`flow/run.sh`:
```
#!/bin/bash
# the make line also repeats each setting of config.mk as NAME=value (left out here)
make -C /OpenROAD-flow-scripts/flow DESIGN_CONFIG=/design/flow/config.mk WORK_HOME=/design/flow/orfs CLKGATE_MAP_FILE= finish
```
`flow/config.mk`:
```
export PLATFORM = sky130hd
export DESIGN_NAME = ARM_SingleCycle_CPU
export DESIGN_NICKNAME = ARM_SingleCycle_CPU
export VERILOG_FILES = /design/flow/design.v
export SDC_FILE = /design/flow/constraint.sdc
export NUM_CORES = 4
export LEC_CHECK = 0
export ABC_AREA = 0
export CAP_MARGIN = 10
export CORE_ASPECT_RATIO = 0.84
export CORE_MARGIN = 6
export CORE_UTILIZATION = 32
export CTS_CLUSTER_DIAMETER = 202
export PLACE_DENSITY_LB_ADDON = 0.12
export SETUP_SLACK_MARGIN = -0.88
export SLEW_MARGIN = 20
```
`flow/constraint.sdc`:
```
create_clock -name core_clock -period 16.9 [get_ports {i_CLK}]
set_input_delay 3.3800 -clock core_clock [delete_from_list [all_inputs] [get_ports {i_CLK}]]
set_output_delay 3.3800 -clock core_clock [all_outputs]
set_load 0.01 [all_outputs]
```
`flow/design.v`:
```
module	ARM_SingleCycle_DataPath
	#(parameter	BusWidth = 32)
	(input logic	i_CLK, i_RESET,
	input logic[1:0]				i_Reg_Src, i_Imm_Src,
	input logic						i_PC_Src, i_ALU_Src, 
	input logic						i_Mem_ToReg,
	input logic						i_Reg_Write,
	input logic[1:0]				i_ALU_Control,
	output logic[3:0]				o_ALU_Flags,
	input logic[23:0]				i_Instr,
	output logic[(BusWidth - 1):0]	o_PC, o_ALU_Result,
	output logic[(BusWidth - 1):0]	o_Write_Data,
	input logic[(BusWidth - 1):0]	i_Read_Data);
	logic[(BusWidth - 1):0]			s_PC_in;
	logic[(BusWidth - 1):0]			s_PC;
	logic[(BusWidth - 1):0]			s_PC_Plus4, s_PC_Plus8;
	logic[3:0]						s_Reg1_Address, s_Reg2_Address;
	logic[(BusWidth - 1):0]			s_Reg1_Data, s_Reg2_Data;
	logic[(BusWidth - 1):0]			s_ExtendedData;
	logic[6:0]						s_Shamt;
	logic[(BusWidth - 1):0]			s_Shifted_Data;
	logic[(BusWidth - 1):0]			s_ALU_Src2;
	logic[(BusWidth - 1):0]			s_ALU_Result;
	logic[(BusWidth - 1):0]			s_Result;
	ARM_Mux2				PC_Source
		(s_PC_Plus4, s_Result,
		i_PC_Src,
		s_PC_in);
	ARM_ProgramCounter		ProgramCounter
		(i_CLK, i_RESET,
		s_PC_in,
		s_PC);
	assign o_PC = s_PC;
	ARM_Adder				NextInstruction_Adder
		(s_PC,  32'd4,
		s_PC_Plus4);
	ARM_Adder				PC_Plus8_Adder
		( 32'd4, s_PC_Plus4,
		s_PC_Plus8);
	ARM_Mux2	Reg1_Source
		(i_Instr[19:16], 4'd15,
		i_Reg_Src[0],
		s_Reg1_Address[3:0]);
	ARM_Mux2	Reg2_Source
		(i_Instr[3:0], i_Instr[15:12],
		i_Reg_Src[1],
		s_Reg2_Address[3:0]);
	ARM_RegisterFile		RegisterFile
		(i_CLK, i_RESET,
		i_Reg_Write,
		s_Reg1_Address, s_Reg2_Address,
		 i_Instr[15:12],
		s_PC_Plus8,
		s_Result,
		s_Reg1_Data, s_Reg2_Data);
	ARM_ExtensionUnit		ExtensionUnit
		(i_Instr[23:0],
		i_Imm_Src,
		s_ExtendedData);
	ARM_Mux2				ALU_Src2_Mux
		(s_Reg2_Data, s_ExtendedData,
		i_ALU_Src,
		s_ALU_Src2);
	ARM_ALU					ALU
		(s_Reg1_Data, s_ALU_Src2,
		i_ALU_Control,
		s_ALU_Result,
		o_ALU_Flags);
	assign o_ALU_Result = s_ALU_Result;
	assign o_Write_Data = s_Reg2_Data;
	ARM_Mux2				Result_Source
		(s_ALU_Result, i_Read_Data,
		i_Mem_ToReg,
		s_Result);
endmodule
module	ARM_ProgramCounter
	#(parameter	AddressBusWidth	= 32)
	(input logic							i_CLK, i_RESET,
	input logic[(AddressBusWidth - 1):0]	i_Address,
	output logic[(AddressBusWidth - 1):0]	o_Address);
	always_ff	@(posedge i_CLK, posedge i_RESET)
	begin
		if (i_RESET)		o_Address <= 'd0;
		else				o_Address <= i_Address;
	end
endmodule
module	ARM_Adder
	#(parameter BusWidth = 32)
	(input logic[(BusWidth - 1):0]	i_Adder_Src1, i_Adder_Src2,
	output logic[(BusWidth - 1):0]	o_Adder_Result);
	assign o_Adder_Result = i_Adder_Src1 + i_Adder_Src2;
endmodule
module	ARM_RegisterFile
	#(parameter	BusWidth			= 32,
				RegisterFileSize	= 15)
	(input logic					i_CLK, i_RESET,
	input logic						i_Write_Enable,
	input logic[3:0]				i_Address_ToRead1, i_Address_ToRead2,
	input logic[3:0]				i_Address_ToWrite,
	input logic[(BusWidth - 1):0]	i_R15,
	input logic[(BusWidth - 1):0]	i_Write_Data,
	output logic[(BusWidth - 1):0]	o_Read_Data1, o_Read_Data2);
	int								i;
	logic[(BusWidth - 1):0]			RegisterFile[(RegisterFileSize - 1):0];
	always_ff	@(posedge i_CLK, posedge i_RESET)
	begin
		if (i_RESET)
		begin
			for (i = 0; i < 15; i = i + 1)		RegisterFile[i] <= 32'd0;
		end
		else if (i_Write_Enable)				RegisterFile[i_Address_ToWrite] <= i_Write_Data;
	end
	assign o_Read_Data1 = (i_Address_ToRead1 == 4'd15) ?	i_R15 : RegisterFile[i_Address_ToRead1];
	assign o_Read_Data2 = (i_Address_ToRead2 == 4'd15) ?	i_R15 : RegisterFile[i_Address_ToRead2];
endmodule
module	ARM_ExtensionUnit
	#(parameter	BusWidth			= 32,
				ExtendableDataWidth	= 24)
	(input logic[(ExtendableDataWidth - 1):0]	i_Data,
	input logic[1:0]							i_ExtensionControl,
	output logic[(BusWidth - 1):0]				o_Extension);
	typedef enum logic[1:0] {IMM_DATA_PROCESSING, IMM_MEM, IMM_BRANCH}	ExtensionType;
	always_comb
	begin
		case (i_ExtensionControl)
			IMM_DATA_PROCESSING:	o_Extension = {24'b0, i_Data[7:0]};
			IMM_MEM:				o_Extension = {20'b0, i_Data[11:0]};
			IMM_BRANCH:				o_Extension = {{6{i_Data[23]}}, i_Data[23:0], 2'b00};
			default:	o_Extension = 32'bx;
		endcase
	end
endmodule
module ARM_Shift
	#(parameter	BusWidth	= 32)
	(input logic[(BusWidth - 1):0]	i_Data,
	input logic[6:0]				i_Shamt,
	output logic[(BusWidth - 1):0]	o_Shifted_Data);
	int		l_Shamt;
	typedef enum logic[1:0]	{LSL, LSR, ASR, ROR}	t_ShiftType;
	logic[1:0]						s_ShiftType;
	assign s_ShiftType = i_Shamt[1:0];
	always_comb
	begin
		case (s_ShiftType)
			LSL:	o_Shifted_Data = (i_Data << i_Shamt[6:2]);
			LSR:	o_Shifted_Data = (i_Data >> i_Shamt[6:2]);
			ASR:	o_Shifted_Data = (i_Data >>> i_Shamt[6:2]);
			ROR:
			begin
				case(i_Shamt[6:2])
					4'd0:	o_Shifted_Data = i_Data;
					4'd1:
					begin
						o_Shifted_Data[((BusWidth - 1) - 1):0] = i_Data >> 1;
						o_Shifted_Data[(BusWidth - 1)] = i_Data[0];
					end
					4'd2:
					begin
						o_Shifted_Data[((BusWidth - 1) - 2):0] = i_Data >> 2;
						o_Shifted_Data[(BusWidth - 1):((BusWidth - 1) - 1)] = i_Data[1:0];
					end
					4'd3:
					begin
						o_Shifted_Data[((BusWidth - 1) - 3):0] = i_Data >> 3;
						o_Shifted_Data[(BusWidth - 1):((BusWidth - 1) - 2)] = i_Data[2:0];
					end
					4'd4:
					begin
						o_Shifted_Data[((BusWidth - 1) - 4):0] = i_Data >> 4;
						o_Shifted_Data[(BusWidth - 1):((BusWidth - 1) - 3)] = i_Data[3:0];
					end
					4'd5:
					begin
						o_Shifted_Data[((BusWidth - 1) - 5):0] = i_Data >> 5;
						o_Shifted_Data[(BusWidth - 1):((BusWidth - 1) - 4)] = i_Data[4:0];
					end
					4'd6:
					begin
						o_Shifted_Data[((BusWidth - 1) - 6):0] = i_Data >> 6;
						o_Shifted_Data[(BusWidth - 1):((BusWidth - 1) - 5)] = i_Data[5:0];
					end
					4'd7:
					begin
						o_Shifted_Data[((BusWidth - 1) - 7):0] = i_Data >> 7;
						o_Shifted_Data[(BusWidth - 1):((BusWidth - 1) - 6)] = i_Data[6:0];
					end
					4'd8:
					begin
						o_Shifted_Data[((BusWidth - 1) - 8):0] = i_Data >> 8;
						o_Shifted_Data[(BusWidth - 1):((BusWidth - 1) - 7)] = i_Data[7:0];
					end
					4'd9:
					begin
						o_Shifted_Data[((BusWidth - 1) - 9):0] = i_Data >> 9;
						o_Shifted_Data[(BusWidth - 1):((BusWidth - 1) - 8)] = i_Data[8:0];
					end
					4'd10:
					begin
						o_Shifted_Data[((BusWidth - 1) - 10):0] = i_Data >> 10;
						o_Shifted_Data[(BusWidth - 1):((BusWidth - 1) - 9)] = i_Data[9:0];
					end
					4'd11:
					begin
						o_Shifted_Data[((BusWidth - 1) - 11):0] = i_Data >> 11;
						o_Shifted_Data[(BusWidth - 1):((BusWidth - 1) - 10)] = i_Data[10:0];
					end
					4'd12:
					begin
						o_Shifted_Data[((BusWidth - 1) - 12):0] = i_Data >> 12;
						o_Shifted_Data[(BusWidth - 1):((BusWidth - 1) - 11)] = i_Data[11:0];
					end
					4'd13:
					begin
						o_Shifted_Data[((BusWidth - 1) - 13):0] = i_Data >> 13;
						o_Shifted_Data[(BusWidth - 1):((BusWidth - 1) - 12)] = i_Data[12:0];
					end
					4'd14:
					begin
						o_Shifted_Data[((BusWidth - 1) - 14):0] = i_Data >> 14;
						o_Shifted_Data[(BusWidth - 1):((BusWidth - 1) - 13)] = i_Data[13:0];
					end
					4'd15:
					begin
						o_Shifted_Data[((BusWidth - 1) - 15):0] = i_Data >> 15;
						o_Shifted_Data[(BusWidth - 1):((BusWidth - 1) - 14)] = i_Data[14:0];
					end
				endcase
			end
		endcase
	end
endmodule
module	ARM_ALU
	#(parameter	BusWidth	= 32)
	(input logic[(BusWidth - 1):0]	i_ALU_Src1, i_ALU_Src2,
	input logic[1:0]				i_ALU_Control,
	output logic[(BusWidth - 1):0]	o_ALU_Result,
	output logic[3:0]				o_ALU_Flags);
	logic[(BusWidth - 1):0]			s_ALU_Result;
	logic							s_Flag_Negative, s_Flag_Zero;
	logic							s_Flag_Carry, s_Flag_Overflow;
	logic[BusWidth:0]				s_Sum_Ext;
	logic							s_Sum_Carry;
	assign s_Sum_Ext = {1'b0, i_ALU_Src1} + {1'b0, i_ALU_Src2};
	assign s_Sum_Carry = s_Sum_Ext[BusWidth];
	typedef enum logic[1:0] {ADD, SUB, AND, ORR}	ALU_Operation;
	always_comb
	begin
		case (i_ALU_Control[1:0])
			ADD:	s_ALU_Result = i_ALU_Src1 + i_ALU_Src2;
			SUB:	s_ALU_Result = i_ALU_Src1 - i_ALU_Src2;
			AND:	s_ALU_Result = i_ALU_Src1 & i_ALU_Src2;
			ORR:	s_ALU_Result = i_ALU_Src1 | i_ALU_Src2;
			default:	s_ALU_Result = 32'b0;
		endcase
	end
	always_comb
	begin
		s_Flag_Negative = (s_ALU_Result[BusWidth - 1] == 1'b1) ?	1'b1 : 1'b0;
		s_Flag_Zero = (s_ALU_Result == 0) ?							1'b1 : 1'b0;
		case (i_ALU_Control[1:0])
			ADD:
			begin
				s_Flag_Carry = s_Sum_Carry;
				s_Flag_Overflow =	((~i_ALU_Src1[BusWidth - 1] & ~i_ALU_Src2[BusWidth - 1] & s_ALU_Result[BusWidth - 1]) |
									(i_ALU_Src1[BusWidth - 1] & i_ALU_Src2[BusWidth - 1] & ~s_ALU_Result[BusWidth - 1]));
			end
			SUB:
			begin
				s_Flag_Carry = (i_ALU_Src1 >= i_ALU_Src2) ?					1'b1 : 1'b0;
				s_Flag_Overflow =	((i_ALU_Src1[BusWidth - 1] & ~i_ALU_Src2[BusWidth - 1] & ~s_ALU_Result[BusWidth - 1]) |
									(~i_ALU_Src1[BusWidth - 1] & i_ALU_Src2[BusWidth - 1] & s_ALU_Result[BusWidth - 1]));
			end
			default:
			begin
				s_Flag_Carry = 1'bx;
				s_Flag_Overflow = 1'bx;
			end
		endcase
	end
	assign o_ALU_Result =	s_ALU_Result;
	assign o_ALU_Flags =	{s_Flag_Negative, s_Flag_Zero,
							s_Flag_Carry, s_Flag_Overflow};
endmodule
module ARM_Mux2
	#(parameter	BusWidth	= 32)
	(input logic[(BusWidth - 1):0]	i_Mux_Src0, i_Mux_Src1,
	input logic						i_Mux_Src_Select,
	output logic[(BusWidth - 1):0]	o_Mux_out);
	assign o_Mux_out = (i_Mux_Src_Select) ?	i_Mux_Src1 : i_Mux_Src0;
endmodule
module ARM_SyngleCycle_Controller
	(input logic		i_CLK, i_RESET,
	input logic[3:0]	i_ALU_Flags,
	output logic[1:0]	o_Reg_Src, o_Imm_Src,
	output logic		o_PC_Src, o_ALU_Src,
	output logic		o_Mem_ToReg,
	output logic		o_Reg_Write, o_Mem_Write,
	output logic[1:0]	o_ALU_Control,
	input logic[15:0]	i_Instr);
	logic[3:0]			s_Cond;
	logic[1:0]			s_Flag_Write;
	logic				s_PC_Src;
	logic				s_Reg_Write, s_Mem_Write;
	logic				s_No_Write;
	logic[1:0]			s_Op;
	logic[5:0]			s_Funct;
	logic[3:0]			s_Rd;
	assign s_Cond	= i_Instr[15:12];
	assign s_Op		= i_Instr[11:10];
	assign s_Funct	= i_Instr[9:4];
	assign s_Rd		= i_Instr[3:0];
	ARM_SyngleCycle_Decoder				Decoder
		(s_Op,
		s_Funct,
		s_Rd,
		s_Flag_Write,
		s_PC_Src,
		s_Reg_Write, s_Mem_Write,
		s_No_Write,
		o_Mem_ToReg,
		o_ALU_Src,
		o_Reg_Src, o_Imm_Src,
		o_ALU_Control);
	ARM_SyngleCycle_ConditionalLogic	ConditionalLogic
		(i_CLK, i_RESET,
		s_Cond,
		i_ALU_Flags,
		s_Flag_Write,
		s_PC_Src,
		s_Reg_Write, s_Mem_Write,
		s_No_Write,
		o_PC_Src,
		o_Reg_Write, o_Mem_Write);
endmodule
module	ARM_SyngleCycle_Decoder
	(input logic[1:0]	i_Op,
	input logic[5:0]	i_Funct,
	input logic[3:0]	i_Rd,
	output logic[1:0]	o_Flag_Write,
	output logic		o_PC_Src,
	output logic		o_Reg_Write, o_Mem_Write,
	output logic		o_No_Write,
	output logic		o_Mem_ToReg,
	output logic		o_ALU_Src,
	output logic[1:0]	o_Reg_Src, o_Imm_Src,
	output logic[1:0]	o_ALU_Control);
	logic				s_ALU_Operation;
	logic				s_Branch;
	ARM_SyngleCycle_ALU_Decoder		ALU_Decoder
		(i_Funct[4:0],
		s_ALU_Operation,
		o_ALU_Control, o_Flag_Write,
		o_No_Write);
	ARM_SyngleCycle_Main_Decoder	Main_Decoder
		(i_Op, {i_Funct[5], i_Funct[0]},
		o_Reg_Src, o_Imm_Src,
		o_ALU_Src,
		o_Reg_Write, o_Mem_Write,
		o_Mem_ToReg,
		s_ALU_Operation,
		s_Branch);
	ARM_SyngleCycle_PC_Logic		PC_Logic
		(i_Rd,
		s_Branch, o_Reg_Write,
		o_PC_Src);
endmodule
module	ARM_SyngleCycle_ALU_Decoder
	(input logic[4:0]	i_Funct,
	input logic			i_ALU_Operation,
	output logic[1:0]	o_ALU_Control, o_Flag_Write,
	output logic		o_No_Write);
	typedef enum logic[3:0]	{ADD = 4'b0100,
							SUB = 4'b0010,
							AND = 4'b0000,
							ORR = 4'b1100,
							CMP = 4'b1010}	InstructionType;
	always_comb
	begin
		if (i_ALU_Operation)
		begin
			o_ALU_Control		= 2'bxx;
			o_No_Write			= 1'bx;
			o_Flag_Write		= 2'b00;
			case (i_Funct[4:1])
				ADD:
				begin
					o_ALU_Control		= 2'b00;
					o_No_Write			= 1'b0;
					if (i_Funct[0])		o_Flag_Write	= 2'b11;
				end
				SUB:
				begin
					o_ALU_Control		= 2'b01;
					o_No_Write			= 1'b0;
					if (i_Funct[0])		o_Flag_Write	= 2'b11;
				end
				AND:
				begin
					o_ALU_Control		= 2'b10;
					o_No_Write			= 1'b0;
					if (i_Funct[0])		o_Flag_Write	= 2'b10;
				end
				ORR:
				begin
					o_ALU_Control		= 2'b11;
					o_No_Write			= 1'b0;
					if (i_Funct[0])		o_Flag_Write	= 2'b10;
				end
				CMP:
				begin
					o_ALU_Control		= 2'b01;
					o_No_Write			= 1'b1;
					if (i_Funct[0])		o_Flag_Write	= 2'b11;
				end
				default:
				begin
					o_ALU_Control		= 2'bxx;
					o_No_Write			= 1'bx;
					o_Flag_Write		= 2'bxx;
				end
			endcase
		end
		else
		begin
			o_ALU_Control	= 2'b0;
			o_Flag_Write	= 2'b0;
			o_No_Write		= 1'b0;
		end
	end
endmodule
module	ARM_SyngleCycle_Main_Decoder
	(input logic[1:0]	i_Op, i_Funct,
	output logic[1:0]	o_Reg_Src, o_Imm_Src,
	output logic		o_ALU_Src,
	output logic		o_Reg_Write, o_Mem_Write,
	output logic		o_Mem_ToReg,
	output logic		o_ALU_Operation,
	output logic		o_Branch);
	typedef enum logic[1:0] {DATA_PROCESSING,
							MEM_CONTROL,
							BRANCH}	InstructionType;
	always_comb
	begin
		case (i_Op)
			DATA_PROCESSING:
			begin
				if (i_Funct[1])
				begin
					o_Branch		= 1'b0;
					o_Mem_ToReg		= 1'b0;
					o_Mem_Write		= 1'b0;
					o_ALU_Src		= 1'b1;
					o_Imm_Src		= 2'b00;
					o_Reg_Write		= 1'b1;
					o_Reg_Src		= 2'bx0;
					o_ALU_Operation	= 1'b1;
				end
				else
				begin
					o_Branch		= 1'b0;
					o_Mem_ToReg		= 1'b0;
					o_Mem_Write		= 1'b0;
					o_ALU_Src		= 1'b0;
					o_Imm_Src		= 2'bxx;
					o_Reg_Write		= 1'b1;
					o_Reg_Src		= 2'b00;
					o_ALU_Operation	= 1'b1;
				end
			end
			MEM_CONTROL:
			begin
				if (i_Funct[0])
				begin
					o_Branch		= 1'b0;
					o_Mem_ToReg		= 1'b1;
					o_Mem_Write		= 1'b0;
					o_ALU_Src		= 1'b1;
					o_Imm_Src		= 2'b01;
					o_Reg_Write		= 1'b1;
					o_Reg_Src		= 2'bx0;
					o_ALU_Operation	= 1'b0;
				end
				else
				begin
					o_Branch		= 1'b0;
					o_Mem_ToReg		= 1'bx;
					o_Mem_Write		= 1'b1;
					o_ALU_Src		= 1'b1;
					o_Imm_Src		= 2'b01;
					o_Reg_Write		= 1'b0;
					o_Reg_Src		= 2'b10;
					o_ALU_Operation	= 1'b0;
				end
			end
			BRANCH:
			begin
				o_Branch		= 1'b1;
				o_Mem_ToReg		= 1'b0;
				o_Mem_Write		= 1'b0;
				o_ALU_Src		= 1'b1;
				o_Imm_Src		= 2'b10;
				o_Reg_Write		= 1'b0;
				o_Reg_Src		= 2'bx1;
				o_ALU_Operation	= 1'b0;
			end
			default:
			begin
				o_Branch		= 1'bx;
				o_Mem_ToReg		= 1'bx;
				o_Mem_Write		= 1'bx;
				o_ALU_Src		= 1'bx;
				o_Imm_Src		= 2'bxx;
				o_Reg_Write		= 1'bx;
				o_Reg_Src		= 2'bxx;
				o_ALU_Operation	= 1'bx;
			end
		endcase
	end
endmodule
module	ARM_SyngleCycle_PC_Logic
	(input logic[3:0]	i_Rd,
	input logic			i_Branch, i_Reg_Write,
	output logic		o_PC_Src);
	assign o_PC_Src = (((i_Rd == 4'd15) & i_Reg_Write) | i_Branch) ?	1'b1 : 1'b0;
endmodule
module	ARM_SyngleCycle_ConditionalLogic
	(input logic		i_CLK, i_RESET,
	input logic[3:0]	i_Cond,
	input logic[3:0]	i_ALU_Flags,
	input logic[1:0]	i_Flag_Write,
	input logic			i_PC_Src,
	input logic			i_Reg_Write, i_Mem_Write,
	input logic			i_No_Write,
	output logic		o_PC_Src,
	output logic		o_Reg_Write, o_Mem_Write);
	logic[1:0]			s_Flags_NZ, s_Flags_CV;
	logic				s_Cond_Executed;
	logic[1:0]			s_Flag_Write;
	assign s_Flag_Write = (s_Cond_Executed) ?	i_Flag_Write : 2'b00;
	always_ff	@(posedge i_CLK, posedge i_RESET)
	begin
		if (i_RESET)
		begin
			s_Flags_NZ <= 2'b00;
			s_Flags_CV <= 2'b00;
		end
		else
		begin
			if (s_Flag_Write[1])	s_Flags_NZ <= i_ALU_Flags[3:2];
			if (s_Flag_Write[0])	s_Flags_CV <= i_ALU_Flags[1:0];
		end
	end
	ARM_SyngleCycle_ConditionCheck	ConditionCheck
		(i_Cond,
		s_Flags_NZ,
		s_Flags_CV,
		s_Cond_Executed);
	always_comb
	begin
		if (s_Cond_Executed)
		begin
			o_PC_Src = i_PC_Src;
			o_Mem_Write = i_Mem_Write;
			if (~i_No_Write)	o_Reg_Write = i_Reg_Write;
			else					o_Reg_Write = 1'b0;
		end
		else
		begin
			o_PC_Src = 1'b0;
			o_Mem_Write = 1'b0;
			o_Reg_Write = 1'b0;
		end
	end
endmodule
module	ARM_SyngleCycle_ConditionCheck
	(input logic[3:0]	i_Cond,
	input logic[1:0]	i_Flags_NZ,
	input logic[1:0]	i_Flags_CV,
	output logic		o_Cond_Executed);
	typedef enum logic[3:0]	{EQ, NE, CS, LO,
							MI, PL, VS, VC,
							HI,	LS, GE, LT,
							GT, LE, AL}	ConditionTyoe;
	always_comb
	begin
		case (i_Cond)
			EQ:	if (i_Flags_NZ[0])		o_Cond_Executed = 1'b1;
				else					o_Cond_Executed = 1'b0;
			NE:	if (i_Flags_NZ[0] == 0)	o_Cond_Executed = 1'b1;
				else					o_Cond_Executed = 1'b0;
			CS:	if (i_Flags_CV[1])		o_Cond_Executed = 1'b1;
				else					o_Cond_Executed = 1'b0;
			LO:	if (i_Flags_CV[1] == 0)	o_Cond_Executed = 1'b1;
				else					o_Cond_Executed = 1'b0;
			MI:	if (i_Flags_NZ[1])		o_Cond_Executed = 1'b1;
				else					o_Cond_Executed = 1'b0;
			PL:	if (i_Flags_NZ[1] == 0)	o_Cond_Executed = 1'b1;
				else					o_Cond_Executed = 1'b0;
			VS:	if (i_Flags_CV[0])		o_Cond_Executed = 1'b1;
				else					o_Cond_Executed = 1'b0;
			VC:	if (i_Flags_CV[0] == 0)	o_Cond_Executed = 1'b1;
				else					o_Cond_Executed = 1'b0;
			HI:	if ((i_Flags_NZ[0] == 0) & (i_Flags_CV[1]))	o_Cond_Executed = 1'b1;
				else										o_Cond_Executed = 1'b0;
			LS:	if ((i_Flags_NZ[0]) | (i_Flags_CV[1] == 0))	o_Cond_Executed = 1'b1;
				else										o_Cond_Executed = 1'b0;
			GE:	if (~((i_Flags_NZ[1]) ^ (i_Flags_CV[0])))	o_Cond_Executed = 1'b1;
				else										o_Cond_Executed = 1'b0;
			LT:	if (((i_Flags_NZ[1]) ^ (i_Flags_CV[0])))	o_Cond_Executed = 1'b1;
				else										o_Cond_Executed = 1'b0;
			GT:	if ((~i_Flags_NZ[0]) & (~((i_Flags_NZ[1]) ^ (i_Flags_CV[0]))))	o_Cond_Executed = 1'b1;
				else															o_Cond_Executed = 1'b0;
			LE:	if ((i_Flags_NZ[0]) | (((i_Flags_NZ[1]) ^ (i_Flags_CV[0]))))	o_Cond_Executed = 1'b1;
				else															o_Cond_Executed = 1'b0;
			AL:	o_Cond_Executed = 1'b1;
			default:	o_Cond_Executed = 1'bx;
		endcase
	end
endmodule
module ARM_SingleCycle_CPU
	#(parameter	BusWidth	= 32)
	(input logic		i_CLK, i_RESET,
	input logic[(BusWidth - 1):0]	i_Instr,
	output logic[(BusWidth - 1):0]	o_PC,
	output logic[(BusWidth - 1):0]	o_Data_Address,
	output logic					o_Mem_Write,
	output logic[(BusWidth - 1):0]	o_Write_Data,
	input logic[(BusWidth - 1):0]	i_Read_Data);
	logic[3:0]			s_ALU_Flags;
	logic[1:0]			s_Reg_Src, s_Imm_Src;
	logic				s_PC_Src, s_ALU_Src;
	logic[1:0]			s_ALU_Control;
	logic				s_Mem_ToReg;
	logic				s_Reg_Write; 
	ARM_SingleCycle_DataPath	Datapath
		(i_CLK, i_RESET,
		s_Reg_Src, s_Imm_Src,
		s_PC_Src, s_ALU_Src,
		s_Mem_ToReg,
		s_Reg_Write,
		s_ALU_Control,
		s_ALU_Flags,
		i_Instr[23:0],
		o_PC, o_Data_Address,
		o_Write_Data,
		i_Read_Data);
	ARM_SyngleCycle_Controller	Controller
		(i_CLK, i_RESET,
		s_ALU_Flags,
		s_Reg_Src, s_Imm_Src,
		s_PC_Src, s_ALU_Src,
		s_Mem_ToReg,
		s_Reg_Write, o_Mem_Write,
		s_ALU_Control,
		{i_Instr[31:20], i_Instr[15:12]});
endmodule
```
==> results_dict.tcl, run 1 <==
# flow metrics
set metrics [dict create \
    status "finished clean" \
    gp_congestion 1.00 \
    worstReg2RegStart "Datapath.ProgramCounter.o_Address[2]" \
    first_iter_violations 4478 \
    cts_buffer_depth 3 \
    p_leak_nw 16.0 \
    edf_count 0 \
    hold_start "Datapath.RegisterFile.RegisterFile[10][19]" \
    crit_path_cell_trace "clkdlybuf4s50_1 > inv_1 > ha_1 > nor2_1 > a31oi_1 > or2_2 > nand2_1 > buf_4 > a21oi_1 > nand4_1 > nor2_1 > nor2_1 > a222oi_1 > ha_1 > inv_1 > a21oi_1 > o21ai_0 > a221oi_2 > o211ai_1 > a311oi_1 > xnor2_1 > a221oi_2 > inv_1 > clkdlybuf4s50_1" \
    avgSynthCellArea_um2 8.33 \
    aoi_share_pct 30.1 \
    cp-endpoint "o_Data_Address[31]" \
    synth_top_cell_by_area "dfrtp_1" \
    mappedNetlistArea_mm2 0.0321 \
    grt_pass1_vias 31479 \
    ioPinCount 163 \
    clkLatencyLatePin_ns 0.64 \
    critPathSlowestCell "a221oi_2" \
    crit_family "AND-OR/OR-AND gates" \
    tns_ns 0 \
    wl_met3_mm 15.5 \
    antenna_found_initial 3 \
    cts_sinks 516 \
    fin_nets 4045 \
    fmaxAchievable_mhz 66.7 \
    grt_pass1_wl_mm 237 \
    cts_root_buf "clkbuf_16" \
    dpl.hpwl_mm 110 \
    tool_warnings 101 \
    top_logic_kind "AND-OR/OR-AND gates" \
    floorplan.rows 105 \
    ys_types 89 \
    start_kind "input port" \
    numCtsBuffers 56 \
    drt_pre_antenna_iters 11 \
    async_flop_share_pct 100 \
    ctsHtreeMaxLevel 2 \
    crit_arrival_ns 11.61 \
    cts_setup_buffers 0 \
    final_hold_viol_count 0 \
    r2r_slack_ns 7.60 \
    met2_length_mm 71.1 \
    die-area_mm2 0.108 \
    post_cts_resize_count 0 \
    power_leader "combinational logic" \
    track_usage_pct 29.7 \
    hold_buffers 0 \
    fp.dieW_um 358 \
    setup_viol 0 \
    wl_met1_mm 73.2 \
    fp-utilization_pct 32.6 \
    ys_sh_xor_pct 1.77 \
    switchingPower_w 0.00261 \
    overflow 0 \
    drc 0 \
    postSynthSeqShare_pct 40.2 \
    vdd_drop_max_uv 81.5 \
    io_buffers 162 \
    most_common_cell "nand2_1" \
    sw_frac_of_total_pct 43.5 \
    area_delta_synth_final_pct 16.4 \
    synthCells 3857 \
    syn_nets 4032 \
    powerDensity_mw_per_mm2 160 \
    grt_max_degree 158 \
    stdcell_count 5203 \
    ys_cells 3857 \
    top_cells_by_count "nand2_1 (607), o21ai_0 (557), dfrtp_1 (516)" \
    worstSetupEndpointType "primary output" \
    pwr-share-clk_pct 22.6 \
    dpl.cell_count 5096 \
    finalCritPeriodShare_pct 88.7 \
    avgViaCountPerCell 6.29 \
    drv_slew 0 \
    required_ns 13.52 \
    crit_start "i_Instr[27]" \
    clk_pin_slew_ns 0.06 \
    path_buffers 6 \
    top_layer_used "met4" \
    p_int_w 0.00339 \
    hold_end "Datapath.RegisterFile.RegisterFile[10][19]" \
    power_w 0.00600 \
    post-route-cell-area_mm2 0.0374 \
    pwr-share-comb_pct 38.9 \
    synth-main-ff-cell "dfrtp_1" \
    chipHeight_um 302 \
    ys_top_cells_by_area "dfrtp_1 (40%), o21ai_0 (8.7%), a22oi_1 (7.1%)" \
    ys_sh_mux_pct 1.65 \
    p_comb_w 0.00234 \
    core-area_mm2 0.0985 \
    numSynthFlops 516 \
    cts_tree "yes" \
    max-slew-margin-rel_pct 21.5 \
    r2r_end "Datapath.RegisterFile.RegisterFile[7][29]" \
    hold_depth 2 \
    crit_type "input port to primary output" \
    p_seq_w 0.00231 \
    power_frac_seq_pct 38.5 \
    ys_area_mm2 0.0321 \
    skew_ns 0.0147 \
    dpl-instance-area_mm2 0.0354 \
    ys_sh_simple_pct 16.6 \
    cp_slowest_stage_delay_ns 0.87 \
    vias 32750 \
    wire_per_inst_um 32.2 \
    hp-class "flop to flop" \
    ff2ff_path_depth 22 \
    drt-total-wl_mm 168 \
    synth_adder_area_share_pct 4.29 \
    yosys_warnings 14 \
    timing.final.crit_period_ns 14.99 \
    cap_violations 0 \
    cp_max_fo 20 \
    rsz0062_at_grt "false" \
    antenna_left 0 \
    top_cell_area_share_pct 40.2 \
    crit_cells 24 \
    tightest_slew_ns 1.18 \
    powerClk_w 0.00136 \
]
[routing by layer]
metal | vias to the layer above | global-route usage, %
met1 | 16252 | 42.6
met5 | - | 0
li1 | 14205 | -
met4 | 0 | 10.9
met2 | 1898 | 44.5
met3 | 395 | 5.83
[per-stage QoR]
stage | utilization (%) | worst slack, ns | hold WS [ns]
finish | 38.0 | 1.91 | 0.511
global route | 38.0 | 1.60 | 0.529
CTS | 38.0 | 2.23 | 0.510
floorplan | - | 5.29 | 0.469
global placement | 35.9 | 2.19 | 0.490
detailed placement | 35.9 | 2.27 | 0.497
[cell type report]
type                    instances  area (um2)
repair buffers                274        2500
clock inverters                20         319
inverters                     133         503
well taps                    1284        1610
diodes                          3        7.51
fillers                     10188       61100
multi-input cells            2889       17900
flip-flops and latches        516       12900
clock buffers                  84        1670
==> inputs of run 2 (changes only) <==
ABC_AREA = 1   (was 0)
CAP_MARGIN = 20   (was 10)
CORE_ASPECT_RATIO = 1.23   (was 0.84)
CORE_UTILIZATION = 28   (was 32)
CTS_CLUSTER_DIAMETER = default   (was 202)
CTS_CLUSTER_SIZE = 90   (was default)
PLACE_DENSITY_LB_ADDON = 0.19   (was 0.12)
SETUP_SLACK_MARGIN = -1.53   (was -0.88)
clock period = 16.4 ns   (was 16.9 ns; I/O delays follow)
==> results_dict.tcl, run 2 <==
# flow metrics
set metrics [dict create \
    p_comb_w 0.00351 \
    tool_warnings 102 \
    ys_cells 5402 \
    clkLatencyLatePin_ns 0.65 \
    area_delta_synth_final_pct 14.9 \
    crit_top_cell "nand2_1" \
    edf_count 0 \
    cts_sinks 516 \
    logic_area_mm2 0.0190 \
    top_cells_by_count "nand2_1 (1,687), inv_1 (746), o21ai_0 (587)" \
    drt-total-wl_mm 197 \
    hold_depth 2 \
    skew_ns 0.0191 \
    io_buffers 162 \
    ys_top_cells_by_area "dfrtp_1 (36%), nand2_1 (18%), o21ai_0 (8.2%)" \
    fin_nets 5621 \
    grt_pass1_vias 36765 \
    drt_pre_antenna_iters 6 \
    synth_adder_area_share_pct 3.85 \
    path_buffers 8 \
    vias 38587 \
    syn_nets 5577 \
    vdd_drop_max_uv 89.5 \
    core-area_mm2 0.127 \
    critPathSlowestCell "inv_1" \
    ioPinCount 163 \
    ys_sh_xor_pct 0.506 \
    mappedNetlistArea_mm2 0.0358 \
    power_frac_seq_pct 31.7 \
    pwr-share-clk_pct 18.9 \
    final_hold_viol_count 0 \
    ys_sh_simple_pct 29.9 \
    most_common_cell "nand2_1" \
    clk_pin_slew_ns 0.06 \
    synth_top_cell_by_area "dfrtp_1" \
    setup_viol 0 \
    power_leader "combinational logic" \
    post_cts_resize_count 0 \
    track_usage_pct 27.6 \
    hold_buffers 0 \
    ys_area_mm2 0.0358 \
    stdcell_count 7181 \
    powerClk_w 0.00134 \
    hold_start "Datapath.RegisterFile.RegisterFile[14][30]" \
    antenna_left 0 \
    cap_violations 0 \
    ys_sh_mux_pct 0.311 \
    flop_area_mm2 0.0129 \
    cp-endpoint "o_Data_Address[29]" \
    post-route-cell-area_mm2 0.0412 \
    fmaxAchievable_mhz 72.9 \
    ctsHtreeMaxLevel 2 \
    dpl.cell_count 7078 \
    tns_ns 0 \
    p_leak_nw 19.5 \
    crit_type "input port to primary output" \
    hold_end "Datapath.RegisterFile.RegisterFile[14][30]" \
    postSynthSeqShare_pct 36.0 \
    finalCritPeriodShare_pct 83.6 \
    numCtsBuffers 56 \
    timing.final.crit_period_ns 13.71 \
    numSynthFlops 516 \
    synthCells 5402 \
    grtUsageMet2_pct 45.4 \
    ff2ff_path_depth 29 \
    wire_per_inst_um 27.4 \
    aoi_share_pct 17.9 \
    ys_types 58 \
    p_seq_w 0.00225 \
    antenna_found_initial 6 \
    grt_use_met3_pct 4.15 \
    async_flop_share_pct 100 \
    worstSetupEndpointType "primary output" \
    avgViaCountPerCell 5.37 \
    dpl.hpwl_mm 144 \
    drc 0 \
    max-slew-margin-rel_pct 22.0 \
    top_logic_kind "simple AND/OR/NAND/NOR gates" \
    pwr-share-comb_pct 49.4 \
    tightest_slew_ns 1.17 \
    first_iter_violations 4543 \
    crit_arrival_ns 10.43 \
    start_kind "input port" \
    rsz0062_at_grt "false" \
    final_util_pct 32.4 \
    powerDensity_mw_per_mm2 172 \
    crit_family "simple AND/OR/NAND/NOR gates" \
    cp_max_fo 16 \
    switchingPower_w 0.00343 \
    overflow 0 \
    cts_setup_buffers 0 \
    synth-main-ff-cell "dfrtp_1" \
    grt_max_degree 120 \
    grt-busiest-layer "met2" \
    grt_pass1_wl_mm 277 \
    worstReg2RegStart "Datapath.ProgramCounter.o_Address[2]" \
    final.fill_count 14018 \
    cp_slowest_stage_delay_ns 0.85 \
    fp-utilization_pct 28.2 \
    status "finished clean" \
    chipHeight_um 409 \
    floorplan.rows 145 \
    fp.dieW_um 335 \
    hp-class "flop to flop" \
    dpl-instance-area_mm2 0.0393 \
    met1_usage_pct 33.5 \
    cts_tree "yes" \
    crit_start "i_Instr[27]" \
    die-area_mm2 0.137 \
    r2r_slack_ns 9.14 \
    crit_cells 30 \
    p_int_w 0.00366 \
    top_cell_area_share_pct 36.0 \
    avgSynthCellArea_um2 6.63 \
    drv_slew 0 \
    sw_frac_of_total_pct 48.4 \
    yosys_warnings 14 \
    cts_root_buf "clkbuf_16" \
    required_ns 13.12 \
    cts_buffer_depth 3 \
    r2r_end "Datapath.ProgramCounter.o_Address[19]" \
    gp_congestion 1.03 \
]
run 2: routing by layer:
layer	vias to the layer above	routed length [um]	part of all wire, %
li1	17618	-	-
met3	505	14500	7.4
met5	-	0	0
met2	1887	90100	46
met4	0	16800	8.5
met1	18577	75700	38
run 2: layout make-up:
type	count	share of cell area, %
Antenna cell	2	0.0122
Clock buffer	82	4.05
Clock inverter	19	0.547
Inverter	774	7.07
Multi-Input combinational cell	3838	46.0
Sequential cell	516	31.4
Tap cell	1690	5.13
Timing Repair Buffer	260	5.78
run 2: metrics by stage:
stage	hold WS, ns	power (W)	worst slack [ns]
5_1_grt	0.501	0.00754	2.34
6_report	0.483	0.00710	2.69
3_3_place_gp	0.466	0.00569	2.77
4_1_cts	0.486	0.00707	2.79
3_5_place_dp	0.468	0.00571	2.83
2_1_floorplan	0.449	0.00415	-1.29
==> inputs of run 3 (changes only) <==
ABC_AREA = default   (was 1)
CORE_ASPECT_RATIO = default   (was 1.23)
CORE_MARGIN = 2   (was 6)
CORE_UTILIZATION = 65   (was 28)
CTS_CLUSTER_SIZE = 74   (was 90)
MAX_ROUTING_LAYER = met4   (was default)
PLACE_DENSITY_LB_ADDON = default   (was 0.19)
SETUP_SLACK_MARGIN = default   (was -1.53)
clock period = 7.49 ns   (was 16.4 ns; I/O delays follow)
==> results_dict.tcl, run 3 <==
# flow metrics
set metrics [dict create \
    status "did not finish" \
    lastStage "5_1_grt" \
    error "[ERROR GRT-0116] Global routing finished with congestion. Check the congestion regions in the DRC Viewer." \
    overflow 146 \
    ys_types 89 \
    ys_sh_mux_pct 1.65 \
    yosys_warnings 14 \
    syn_nets 4032 \
    track_usage_pct 81.9 \
    io_buffers 162 \
    chipHeight_um 226 \
    numSynthFlops 516 \
    fp-utilization_pct 65.8 \
    cts_sinks 516 \
    mappedNetlistArea_mm2 0.0321 \
    hold_buffers 0 \
    most_common_cell "nand2_1" \
    fp.dieW_um 226 \
    ioPinCount 163 \
    synth_top_cell_by_area "dfrtp_1" \
    ys_top_cells_by_area "dfrtp_1 (40%), o21ai_0 (8.7%), a22oi_1 (7.1%)" \
    top_cell_area_share_pct 40.2 \
    avgSynthCellArea_um2 8.33 \
    cts_buffer_depth 3 \
    dpl.hpwl_mm 104 \
    floorplan.rows 81 \
    synth-main-ff-cell "dfrtp_1" \
    synth_adder_area_share_pct 4.29 \
    numCtsBuffers 52 \
    synthCells 3857 \
    gp_congestion 1.24 \
    die-area_mm2 0.0512 \
    ys_sh_xor_pct 1.77 \
    edf_count 0 \
    ys_cells 3857 \
    top_logic_kind "AND-OR/OR-AND gates" \
    aoi_share_pct 30.1 \
    postSynthSeqShare_pct 40.2 \
    ys_sh_simple_pct 16.6 \
    ys_area_mm2 0.0321 \
    top_cells_by_count "nand2_1 (607), o21ai_0 (557), dfrtp_1 (516)" \
    core-area_mm2 0.0488 \
    cts_root_buf "clkbuf_16" \
    ctsHtreeMaxLevel 2 \
    async_flop_share_pct 100 \
]
run 3: timing repair:
action	CTS
gates resized	479
pin swaps	209
buffers inserted	154
gates cloned	4
setup endpoints to repair	32
run 3: per-stage QoR:
| step | total power, W | cells | TNS (ns) | cell area (um2) | setup WS, ns |
|---|---|---|---|---|---|
| floorplan | 0.00782 | 3857 | -524.40 | 32200 | -1.02 |
| global placement | 0.0110 | 5121 | -35.84 | 40000 | -1.39 |
| detailed placement | 0.0113 | 5121 | -57.95 | 40000 | -1.53 |
| CTS | 0.0149 | 5364 | -0.350 | 44700 | -0.117 |
run 3: per-layer routing:
| layer | GRT overflow | GRT usage (%) |
|---|---|---|
| met1 | 5 | 82.6 |
| met4 | 50 | 73.2 |
| met3 | 15 | 70.0 |
| met2 | 76 | 94.2 |
| met5 | - | - |
==> inputs of run 4 (changes only) <==
ABC_AREA = 0   (was default)
CELL_PAD_IN_SITES_DETAIL_PLACEMENT = 2   (was default)
CELL_PAD_IN_SITES_GLOBAL_PLACEMENT = 1   (was default)
CORE_ASPECT_RATIO = 1.24   (was default)
CORE_UTILIZATION = 23   (was 65)
CTS_CLUSTER_SIZE = 73   (was 74)
GPL_ROUTABILITY_DRIVEN = 0   (was default)
GPL_TIMING_DRIVEN = 1   (was default)
HOLD_SLACK_MARGIN = -0.07   (was default)
MAX_ROUTING_LAYER = default   (was met4)
PLACE_DENSITY_LB_ADDON = 0.2   (was default)
SLEW_MARGIN = 5   (was 20)
clock period = 15.5 ns   (was 7.49 ns; I/O delays follow)
==> results_dict.tcl, run 4 <==
# flow metrics
set metrics [dict create \
    cts_setup_buffers 0 \
    crit_path_cell_trace "clkdlybuf4s50_1 > nor2b_1 > a21oi_1 > nor2_4 > buf_4 > a22oi_1 > nand3_1 > o22a_1 > a21oi_1 > o21a_1 > ha_1 > inv_1 > a2111oi_0 > o21ai_0 > nor4_1 > o21ai_0 > nand3_1 > and3_1 > a221o_1 > a21o_1 > clkdlybuf4s50_1" \
    worstReg2RegStart "Datapath.ProgramCounter.o_Address[6]" \
    ys_sh_simple_pct 16.6 \
    ff2ff_path_depth 23 \
    dpl.hpwl_mm 129 \
    ys_area_mm2 0.0321 \
    crit_type "input port to primary output" \
    ys_sh_mux_pct 1.65 \
    wl_met3_mm 10.5 \
    p_leak_nw 16.1 \
    vias 33492 \
    start_kind "input port" \
    max-slew-margin-rel_pct 16.3 \
    finalCritPeriodShare_pct 94.2 \
    cap_violations 0 \
    synthCells 3857 \
    cts_buffer_depth 3 \
    pwr-share-comb_pct 39.5 \
    hold_start "Datapath.RegisterFile.RegisterFile[5][2]" \
    hold_buffers 0 \
    drc 0 \
    post_cts_resize_count 0 \
    powerClk_w 0.00148 \
    antenna_left 0 \
    final.fill_count 15631 \
    aoi_share_pct 30.1 \
    fin_nets 4045 \
    core-area_mm2 0.139 \
    switchingPower_w 0.00300 \
    postSynthSeqShare_pct 40.2 \
    fp-utilization_pct 23.2 \
    dpl-instance-area_mm2 0.0361 \
    final_hold_viol_count 0 \
    wire_per_inst_um 32.3 \
    ioPinCount 163 \
    p_int_w 0.00369 \
    dp_slack_ns 1.13 \
    numSynthFlops 516 \
    synth_adder_area_share_pct 4.29 \
    drv_slew 0 \
    grt_pass1_wl_mm 268 \
    syn_nets 4032 \
    mappedNetlistArea_mm2 0.0321 \
    io_buffers 162 \
    area_delta_synth_final_pct 18.7 \
    overflow 0 \
    first_iter_violations 3169 \
    avgSynthCellArea_um2 8.33 \
    final_util_pct 27.5 \
    drt-total-wl_mm 187 \
    sw_frac_of_total_pct 44.8 \
    powerDensity_mw_per_mm2 175 \
    fp.dieW_um 340 \
    async_flop_share_pct 100 \
    avgViaCountPerCell 5.81 \
    wl_met1_mm 75.8 \
    pwr-share-clk_pct 22.1 \
    crit_cells 21 \
    drt_pre_antenna_iters 6 \
    rsz0062_at_grt "false" \
    r2r_end "Datapath.RegisterFile.RegisterFile[3][29]" \
    ys_cells 3857 \
    p_comb_w 0.00264 \
    vdd_drop_max_uv 77.4 \
    top_layer_used "met5" \
    ys_types 89 \
    cp_max_fo 18 \
    crit_family "simple AND/OR/NAND/NOR gates" \
    top_cells_by_count "nand2_1 (607), o21ai_0 (557), dfrtp_1 (516)" \
    top_logic_kind "AND-OR/OR-AND gates" \
    ys_sh_xor_pct 1.77 \
    chipHeight_um 420 \
    tightest_slew_ns 1.25 \
    setup_slack_ns 0.905 \
    clkLatencyLatePin_ns 0.64 \
    critPathSlowestCell "clkdlybuf4s50_1" \
    ctsHtreeMaxLevel 2 \
    fmaxAchievable_mhz 68.5 \
    power_w 0.00668 \
    tns_ns 0 \
    ys_top_cells_by_area "dfrtp_1 (40%), o21ai_0 (8.7%), a22oi_1 (7.1%)" \
    most_common_cell "nand2_1" \
    setup_viol 0 \
    cp-endpoint "o_Data_Address[29]" \
    tool_warnings 104 \
    p_seq_w 0.00256 \
    track_usage_pct 25.6 \
    power_leader "combinational logic" \
    cts_root_buf "clkbuf_16" \
    numCtsBuffers 57 \
    skew_ns 0.0231 \
    post-route-cell-area_mm2 0.0381 \
    hold_depth 2 \
    crit_arrival_ns 11.49 \
    crit_start "i_Instr[12]" \
    clk_pin_slew_ns 0.07 \
    timing.final.crit_period_ns 14.59 \
    die-area_mm2 0.143 \
    power_frac_seq_pct 38.3 \
    met2_length_mm 88.4 \
    worstSetupEndpointType "primary output" \
    grt_max_degree 154 \
    r2r_slack_ns 6.01 \
    required_ns 12.40 \
    antenna_found_initial 6 \
    status "finished clean" \
    yosys_warnings 14 \
    floorplan.rows 152 \
    grt_pass1_vias 35267 \
    cts_tree "yes" \
    edf_count 0 \
    cts_sinks 516 \
    hp-class "flop to flop" \
    synth-main-ff-cell "dfrtp_1" \
    cp_slowest_stage_delay_ns 0.88 \
    hold_end "Datapath.RegisterFile.RegisterFile[5][2]" \
    top_cell_area_share_pct 40.2 \
    path_buffers 4 \
    synth_top_cell_by_area "dfrtp_1" \
]
-- run 4: layout make-up --
class	count	area (um2)	area share (%)
flip-flops and latches	516	12900	33.9
well taps	1848	2310	6.06
clock buffers	76	1630	4.27
inverters	133	503	1.32
diodes	3	7.51	0.0197
repair buffers	273	2530	6.63
multi-input cells	2889	17900	46.9
clock inverters	29	362	0.948
-- run 4: per-stage QoR --
stage,std cells,hold slack [ns]
after floorplan,3857,0.469
after global placement,5655,0.486
after detailed placement,5657,0.499
after CTS,5762,0.514
after global routing,5764,0.542
final,5767,0.513
-- run 4: routing by layer --
layer  global-route usage [%]  vias to the layer above
met4                     14.8                        2
li1                         -                    14195
met2                     43.1                     1361
met3                     3.66                      466
met1                     31.3                    17468
met5                        0                        -
==> inputs of run 5 (changes only) <==
CAP_MARGIN = 15   (was 20)
CELL_PAD_IN_SITES_DETAIL_PLACEMENT = default   (was 2)
CELL_PAD_IN_SITES_GLOBAL_PLACEMENT = 0   (was 1)
CORE_ASPECT_RATIO = 1.12   (was 1.24)
CORE_UTILIZATION = 57   (was 23)
GPL_ROUTABILITY_DRIVEN = 1   (was 0)
SLEW_MARGIN = 40   (was 5)
clock period = 8.15 ns   (was 15.5 ns; I/O delays follow)
==> results_dict.tcl, run 5 <==
# flow metrics
set metrics [dict create \
    async_flop_share_pct 100 \
    ys_cells 3857 \
    grt_pass1_wl_mm 226 \
    r2r_end "Controller.ConditionalLogic.s_Flags_NZ[0]" \
    worstSetupEndpointType "primary output" \
    vdd_drop_max_uv 276 \
    wire_per_inst_um 29.5 \
    track_usage_pct 51.6 \
    drt-total-wl_mm 158 \
    r2r_slack_ns 1.06 \
    synth_top_cell_by_area "dfrtp_1" \
    dpl-instance-area_mm2 0.0398 \
    cp_max_fo 9 \
    hold_buffers 0 \
    cts_root_buf "clkbuf_16" \
    timing.final.crit_period_ns 8.20 \
    stdcell_count 5367 \
    grt_pass1_vias 36271 \
    status "finished with violations" \
    cts_tree "yes" \
    most_common_cell "nand2_1" \
    core-area_mm2 0.0561 \
    p_comb_w 0.00647 \
    powerClk_w 0.00233 \
    overflow 0 \
    cts_sinks 516 \
    p_seq_w 0.00482 \
    top_logic_kind "AND-OR/OR-AND gates" \
    ys_types 89 \
    first_iter_violations 6376 \
    fp.dieW_um 228 \
    antenna_found_initial 3 \
    check-failures "setup timing" \
    cap_violations 0 \
    path_buffers 15 \
    chipHeight_um 255 \
    drc 0 \
    postSynthSeqShare_pct 40.2 \
    io_buffers 162 \
    synth_adder_area_share_pct 4.29 \
    yosys_warnings 14 \
    fmaxAchievable_mhz 122 \
    top_cell_area_share_pct 40.2 \
    crit_top_cell "buf_4" \
    final_util_pct 78.4 \
    cp_slowest_stage_delay_ns 0.27 \
    dpl.cell_count 5186 \
    skew_ns 0.0462 \
    mappedNetlistArea_mm2 0.0321 \
    setup_viol 6 \
    ys_sh_mux_pct 1.65 \
    final.fill_count 3864 \
    clkLatencyLatePin_ns 0.65 \
    ys_top_cells_by_area "dfrtp_1 (40%), o21ai_0 (8.7%), a22oi_1 (7.1%)" \
    avgSynthCellArea_um2 8.33 \
    max-slew-margin-rel_pct 37.8 \
    cp-endpoint "o_Data_Address[19]" \
    power_w 0.0136 \
    ctsHtreeMaxLevel 2 \
    clk_pin_slew_ns 0.06 \
    hold_start "Datapath.RegisterFile.RegisterFile[3][23]" \
    syn_nets 4032 \
    rsz0062_at_grt "true" \
    final_hold_viol_count 0 \
    vias 38056 \
    fin_nets 4755 \
    antenna_left 0 \
    top_cells_by_count "nand2_1 (607), o21ai_0 (557), dfrtp_1 (516)" \
    drv_slew 0 \
    sw_frac_of_total_pct 43.4 \
    hold_end "Datapath.RegisterFile.RegisterFile[3][23]" \
    p_int_w 0.00771 \
    tightest_slew_ns 0.933 \
    die-area_mm2 0.0583 \
    aoi_share_pct 30.1 \
    post-route-cell-area_mm2 0.0439 \
    numCtsBuffers 51 \
    edf_count 0 \
    crit_start "i_Instr[26]" \
    cts_buffer_depth 3 \
    avgViaCountPerCell 7.09 \
    tns_ns -0.108 \
    fp-utilization_pct 57.3 \
    ys_area_mm2 0.0321 \
    start_kind "input port" \
    ff2ff_path_depth 28 \
    power_leader "combinational logic" \
    crit_arrival_ns 6.57 \
    setup_slack_ns -0.0512 \
    drt_pre_antenna_iters 13 \
    critPathSlowestCell "dlygate4sd2_1" \
    floorplan.rows 92 \
    tool_warnings 107 \
    required_ns 6.52 \
    hold_depth 2 \
    synth-main-ff-cell "dfrtp_1" \
    finalCritPeriodShare_pct 101 \
    ys_sh_simple_pct 16.6 \
    pwr-share-comb_pct 47.5 \
    numSynthFlops 516 \
    switchingPower_w 0.00591 \
    crit_type "input port to primary output" \
    p_leak_nw 19.9 \
    ys_sh_xor_pct 1.77 \
    power_frac_seq_pct 35.4 \
    worstReg2RegStart "Datapath.ProgramCounter.o_Address[4]" \
    powerDensity_mw_per_mm2 310 \
    pwr-share-clk_pct 17.1 \
    dpl.hpwl_mm 107 \
    gp_congestion 1.07 \
    area_delta_synth_final_pct 36.7 \
    grt_max_degree 136 \
    ioPinCount 163 \
    synthCells 3857 \
    crit_family "buffers and inverters" \
    crit_cells 32 \
    hp-class "flop to flop" \
]
[run 5: per-stage QoR]
step	hold WS, ns	setup slack, ns
global route	0.532	-0.159
global placement	0.486	-1.45
finish	0.512	-0.0512
detailed placement	0.492	-1.55
CTS	0.506	-0.0387
floorplan	0.469	-0.488
[run 5: repair_timing]
action	in CTS	in global routing
pin swaps	82	119
cloned	1	2
resized	280	192
setup endpoints to repair	30	28
buffers inserted	47	48
[run 5: area by class of cell]
class,count,area [um2],area share [%]
Clock buffer,70,1430,3.25
Multi-Input combinational cell,2889,19300,43.9
Clock inverter,16,166,0.379
Timing Repair Buffer,989,8660,19.7
Inverter,133,508,1.16
Antenna cell,2,5.00,0.0114
Tap cell,752,941,2.14
Sequential cell,516,12900,29.4
[run 5: routing by layer]
| layer | track usage [%] | vias to the layer above | wire, um |
|---|---|---|---|
| met5 | 1.15 | - | 14 |
| met4 | 35.6 | 2 | 14500 |
| met3 | 18.8 | 1140 | 24500 |
| met2 | 76.0 | 3492 | 65200 |
| met1 | 63.5 | 17782 | 54000 |
| li1 | - | 15640 | - |
==> inputs of run 6 (changes only) <==
ABC_AREA = default   (was 0)
CAP_MARGIN = 20   (was 15)
CELL_PAD_IN_SITES_GLOBAL_PLACEMENT = default   (was 0)
CORE_ASPECT_RATIO = default   (was 1.12)
CORE_UTILIZATION = 40   (was 57)
CTS_CLUSTER_DIAMETER = 394   (was default)
CTS_CLUSTER_SIZE = default   (was 73)
GPL_ROUTABILITY_DRIVEN = default   (was 1)
GPL_TIMING_DRIVEN = default   (was 1)
HOLD_SLACK_MARGIN = default   (was -0.07)
MAX_ROUTING_LAYER = met4   (was default)
SLEW_MARGIN = 20   (was 40)
clock period = 14.0 ns   (was 8.15 ns; I/O delays follow)
==> results_dict.tcl, run 6 <==
# flow metrics
set metrics [dict create \
    dp_slack_ns 0.945 \
    numCtsBuffers 57 \
    tool_warnings 102 \
    power_w 0.00716 \
    first_iter_violations 4917 \
    r2r_slack_ns 5.84 \
    drt_pre_antenna_iters 10 \
    cp-endpoint "o_Data_Address[30]" \
    path_buffers 4 \
    crit_type "input port to primary output" \
    fin_nets 4045 \
    rsz0062_at_grt "false" \
    hold_start "Datapath.RegisterFile.RegisterFile[4][5]" \
    status "finished clean" \
    cap_violations 0 \
    synth_adder_area_share_pct 4.29 \
    drv_slew 0 \
    synth-main-ff-cell "dfrtp_1" \
    hold_buffers 0 \
    top_cell_area_share_pct 40.2 \
    syn_nets 4032 \
    setup_viol 0 \
    crit_top_cell "a21oi_1" \
    sw_frac_of_total_pct 43.0 \
    stdcell_count 4965 \
    die-area_mm2 0.0826 \
    synthCells 3857 \
    cts_buffer_depth 3 \
    post-route-cell-area_mm2 0.0371 \
    cts_root_buf "clkbuf_16" \
    power_leader "sequential cells" \
    p_seq_w 0.00279 \
    fp-utilization_pct 40.5 \
    tns_ns 0 \
    ys_cells 3857 \
    cts_setup_buffers 0 \
    dpl.hpwl_mm 102 \
    yosys_warnings 14 \
    hold_end "Datapath.RegisterFile.RegisterFile[4][5]" \
    timing.final.crit_period_ns 13.39 \
    skew_ns 0.0272 \
    floorplan.rows 103 \
    drt-total-wl_mm 152 \
    fp.dieW_um 287 \
    postSynthSeqShare_pct 40.2 \
    vdd_drop_max_uv 104 \
    top_logic_kind "AND-OR/OR-AND gates" \
    edf_count 0 \
    grt_pass1_vias 30814 \
    dpl.cell_count 4861 \
    tightest_slew_ns 1.27 \
    final_hold_viol_count 0 \
    logic_area_mm2 0.0179 \
    cts_tree "yes" \
    critPathSlowestCell "nor2_4" \
    ys_sh_xor_pct 1.77 \
    crit_start "i_Instr[27]" \
    overflow 0 \
    crit_path_cell_trace "clkdlybuf4s50_1 > inv_1 > ha_1 > a31oi_1 > nor2_4 > a22oi_1 > nand4_1 > o22a_1 > a21oi_1 > o21ai_0 > ha_1 > inv_1 > fa_1 > a21o_1 > a221oi_2 > o31a_1 > a21oi_1 > a21o_1 > a21oi_1 > o311ai_0 > o21a_1 > a21oi_1 > clkdlybuf4s50_1" \
    mappedNetlistArea_mm2 0.0321 \
    antenna_left 0 \
    ys_top_cells_by_area "dfrtp_1 (40%), o21ai_0 (8.7%), a22oi_1 (7.1%)" \
    setup_slack_ns 0.611 \
    async_flop_share_pct 100 \
    vias 32984 \
    grt_pass1_wl_mm 219 \
    max-slew-margin-rel_pct 15.3 \
    chipHeight_um 287 \
    p_leak_nw 16.0 \
    crit_arrival_ns 10.59 \
    ctsHtreeMaxLevel 2 \
    required_ns 11.20 \
    pwr-share-clk_pct 22.4 \
    top_cells_by_count "nand2_1 (607), o21ai_0 (557), dfrtp_1 (516)" \
    crit_cells 23 \
    ys_area_mm2 0.0321 \
    ys_types 89 \
    aoi_share_pct 30.1 \
    antenna_found_initial 5 \
    clkLatencyLatePin_ns 0.64 \
    worstReg2RegStart "Datapath.ProgramCounter.o_Address[4]" \
    synth_top_cell_by_area "dfrtp_1" \
    fmaxAchievable_mhz 74.7 \
    dpl-instance-area_mm2 0.0351 \
    ioPinCount 163 \
    cts_sinks 516 \
    hold_depth 2 \
    pwr-share-comb_pct 38.6 \
    avgViaCountPerCell 6.64 \
    drc 0 \
    post_cts_resize_count 0 \
    crit_family "AND-OR/OR-AND gates" \
    gp_congestion 1.04 \
    grt_max_degree 171 \
    p_comb_w 0.00276 \
    most_common_cell "nand2_1" \
    cp_max_fo 25 \
    power_frac_seq_pct 39.0 \
    ys_sh_mux_pct 1.65 \
    finalCritPeriodShare_pct 95.6 \
    final.fill_count 7812 \
    io_buffers 162 \
    wire_per_inst_um 30.6 \
    core-area_mm2 0.0793 \
    area_delta_synth_final_pct 15.5 \
    hp-class "flop to flop" \
    track_usage_pct 37.0 \
    ff2ff_path_depth 24 \
    cp_slowest_stage_delay_ns 1.03 \
    ys_sh_simple_pct 16.6 \
    flop_area_mm2 0.0129 \
    r2r_end "Controller.ConditionalLogic.s_Flags_NZ[0]" \
    powerDensity_mw_per_mm2 193 \
    switchingPower_w 0.00308 \
    avgSynthCellArea_um2 8.33 \
    p_int_w 0.00408 \
    start_kind "input port" \
    numSynthFlops 516 \
    worstSetupEndpointType "primary output" \
    powerClk_w 0.00160 \
    clk_pin_slew_ns 0.06 \
]
run 6: layout make-up:
type | count | share of cell area, %
Tap cell | 1050 | 3.54
Antenna cell | 2 | 0.0135
Multi-Input combinational cell | 2889 | 48.2
Clock inverter | 22 | 0.839
Timing Repair Buffer | 273 | 6.81
Clock buffer | 80 | 4.46
Sequential cell | 516 | 34.8
Inverter | 133 | 1.35
run 6: per-layer routing:
layer	GRT usage, %	share of wire (%)	vias to the layer above	routed length [um]
met3	9.28	11	632	17400
li1	-	-	14197	-
met1	48.0	40	15825	60300
met5	-	0	-	0
met2	53.2	42	2330	64400
met4	19.3	6.5	0	9960
run 6: metrics by stage:
step | util [%] | hold WS [ns]
after floorplan | - | 0.469
after global placement | 44.3 | 0.485
after detailed placement | 44.3 | 0.495
after CTS | 46.8 | 0.509
after global routing | 46.8 | 0.532
final | 46.8 | 0.511
==> inputs of run 7 (changes only) <==
CTS_CLUSTER_DIAMETER = default   (was 394)
MAX_ROUTING_LAYER = default   (was met4)
PLACE_DENSITY_LB_ADDON = 0.19   (was 0.2)
SETUP_SLACK_MARGIN = 2.76   (was default)
==> results_dict.tcl, run 7 <==
# flow metrics
set metrics [dict create \
    cts_sinks 516 \
    io_buffers 162 \
    setup_slack_ns 2.67 \
    powerClk_w 0.00158 \
    rsz0062_at_grt "true" \
    antenna_found_initial 9 \
    fin_nets 4230 \
    first_iter_violations 5109 \
    worstReg2RegStart "Datapath.ProgramCounter.o_Address[6]" \
    timing.final.crit_period_ns 11.33 \
    async_flop_share_pct 100 \
    tightest_slew_ns 1.20 \
    syn_nets 4032 \
    path_buffers 4 \
    floorplan.rows 103 \
    sw_frac_of_total_pct 43.5 \
    ioPinCount 163 \
    grt_pass1_vias 32308 \
    vias 34184 \
    crit_start "i_Instr[26]" \
    crit_cells 22 \
    drv_slew 0 \
    crit_family "AND-OR/OR-AND gates" \
    p_seq_w 0.00278 \
    tool_warnings 108 \
    grt_pass1_wl_mm 229 \
    synth_adder_area_share_pct 4.29 \
    p_int_w 0.00419 \
    powerDensity_mw_per_mm2 186 \
    r2r_slack_ns 5.84 \
    dp_slack_ns 0.758 \
    ys_cells 3857 \
    edf_count 0 \
    status "finished clean" \
    final_hold_viol_count 0 \
    ys_area_mm2 0.0321 \
    ctsHtreeMaxLevel 2 \
    crit_top_cell "buf_4" \
    die-area_mm2 0.0826 \
    hold_start "Datapath.RegisterFile.RegisterFile[2][6]" \
    aoi_share_pct 30.1 \
    synth-main-ff-cell "dfrtp_1" \
    drt_pre_antenna_iters 10 \
    wire_per_inst_um 30.9 \
    cp_max_fo 9 \
    whs_ns 0.507 \
    crit_arrival_ns 8.53 \
    critPathSlowestCell "a211oi_1" \
    ys_types 89 \
    fmaxAchievable_mhz 88.3 \
    numCtsBuffers 55 \
    hp-class "flop to flop" \
    top_cells_by_count "nand2_1 (607), o21ai_0 (557), dfrtp_1 (516)" \
    numSynthFlops 516 \
    chipHeight_um 287 \
    ys_top_cells_by_area "dfrtp_1 (40%), o21ai_0 (8.7%), a22oi_1 (7.1%)" \
    cap_violations 0 \
    avgSynthCellArea_um2 8.33 \
    r2r_end "Controller.ConditionalLogic.s_Flags_NZ[0]" \
    avgViaCountPerCell 6.63 \
    clkLatencyLatePin_ns 0.65 \
    track_usage_pct 37.7 \
    fp.dieW_um 287 \
    yosys_warnings 14 \
    top_cell_area_share_pct 40.2 \
    drt-total-wl_mm 159 \
    skew_ns 0.0310 \
    cp-endpoint "o_Data_Address[26]" \
    crit_path_cell_trace "clkdlybuf4s15_2 > ha_4 > nor3_1 > a21oi_4 > or2_2 > nand2_2 > buf_4 > a21oi_1 > nand4_1 > o221a_2 > nand2_1 > and2_1 > ha_1 > and3_2 > a221oi_4 > buf_4 > o31a_1 > a211oi_1 > o21ai_0 > o22ai_1 > a21o_1 > clkdlybuf4s50_1" \
    crit_type "input port to primary output" \
    power_leader "combinational logic" \
    p_leak_nw 17.2 \
    stdcell_count 5154 \
    final.fill_count 7477 \
    start_kind "input port" \
    hold_end "Datapath.RegisterFile.RegisterFile[2][6]" \
    ff2ff_path_depth 23 \
    max-slew-margin-rel_pct 19.8 \
    ys_sh_mux_pct 1.65 \
    cts_tree "yes" \
    pwr-share-comb_pct 41.2 \
    synth_top_cell_by_area "dfrtp_1" \
    grt_max_degree 190 \
    required_ns 11.20 \
    clk_pin_slew_ns 0.07 \
    p_comb_w 0.00306 \
    ys_sh_xor_pct 1.77 \
    dpl.cell_count 4863 \
    vdd_drop_max_uv 114 \
    pwr-share-clk_pct 21.3 \
    top_logic_kind "AND-OR/OR-AND gates" \
    area_delta_synth_final_pct 24.3 \
    postSynthSeqShare_pct 40.2 \
    cp_slowest_stage_delay_ns 0.54 \
    dpl.hpwl_mm 101 \
    power_frac_seq_pct 37.5 \
    drc 0 \
    setup_viol 0 \
    gp_congestion 1.03 \
    worstSetupEndpointType "primary output" \
    switchingPower_w 0.00323 \
    mappedNetlistArea_mm2 0.0321 \
    overflow 0 \
    ys_sh_simple_pct 16.6 \
    tns_ns 0 \
    antenna_left 0 \
    finalCritPeriodShare_pct 80.9 \
    core-area_mm2 0.0793 \
    synthCells 3857 \
    most_common_cell "nand2_1" \
    cts_root_buf "clkbuf_16" \
    hold_depth 2 \
    fp-utilization_pct 40.5 \
    cts_buffer_depth 3 \
]
run 7: layer usage:
metal	vias to the layer above	track usage (%)	routed length, um
li1	14618	-	-
met1	16463	49.7	61500
met2	2474	55.7	67300
met3	629	11.2	19900
met4	0	20.2	10700
met5	-	0	0
run 7: final cells by class:
class / instances / area, um2 / share of cell area [%]
diodes: 4 / 10.0 / 0.0250
clock buffers: 73 / 1570 / 3.92
clock inverters: 29 / 369 / 0.924
inverters: 133 / 507 / 1.27
multi-input cells: 2901 / 19000 / 47.5
flip-flops and latches: 516 / 12900 / 32.3
well taps: 1050 / 1310 / 3.29
repair buffers: 448 / 4320 / 10.8
run 7: what timing repair did:
item                       4_1_cts  5_1_grt
setup endpoints to repair       31       20
gates cloned                    13        0
hold buffers                     0        0
resized                        183       84
setup buffers                  138       33
pin swaps                       51       34
run 7: per-stage QoR:
stage | utilization [%] | area [um2] | power, W
2_1_floorplan | - | 32100 | 0.00418
3_3_place_gp | 44.3 | 35100 | 0.00544
3_5_place_dp | 44.3 | 35100 | 0.00547
4_1_cts | 49.6 | 39300 | 0.00719
5_1_grt | 50.4 | 40000 | 0.00778
6_report | 50.4 | 40000 | 0.00742
Power is estimated from default activity; no workload was simulated.
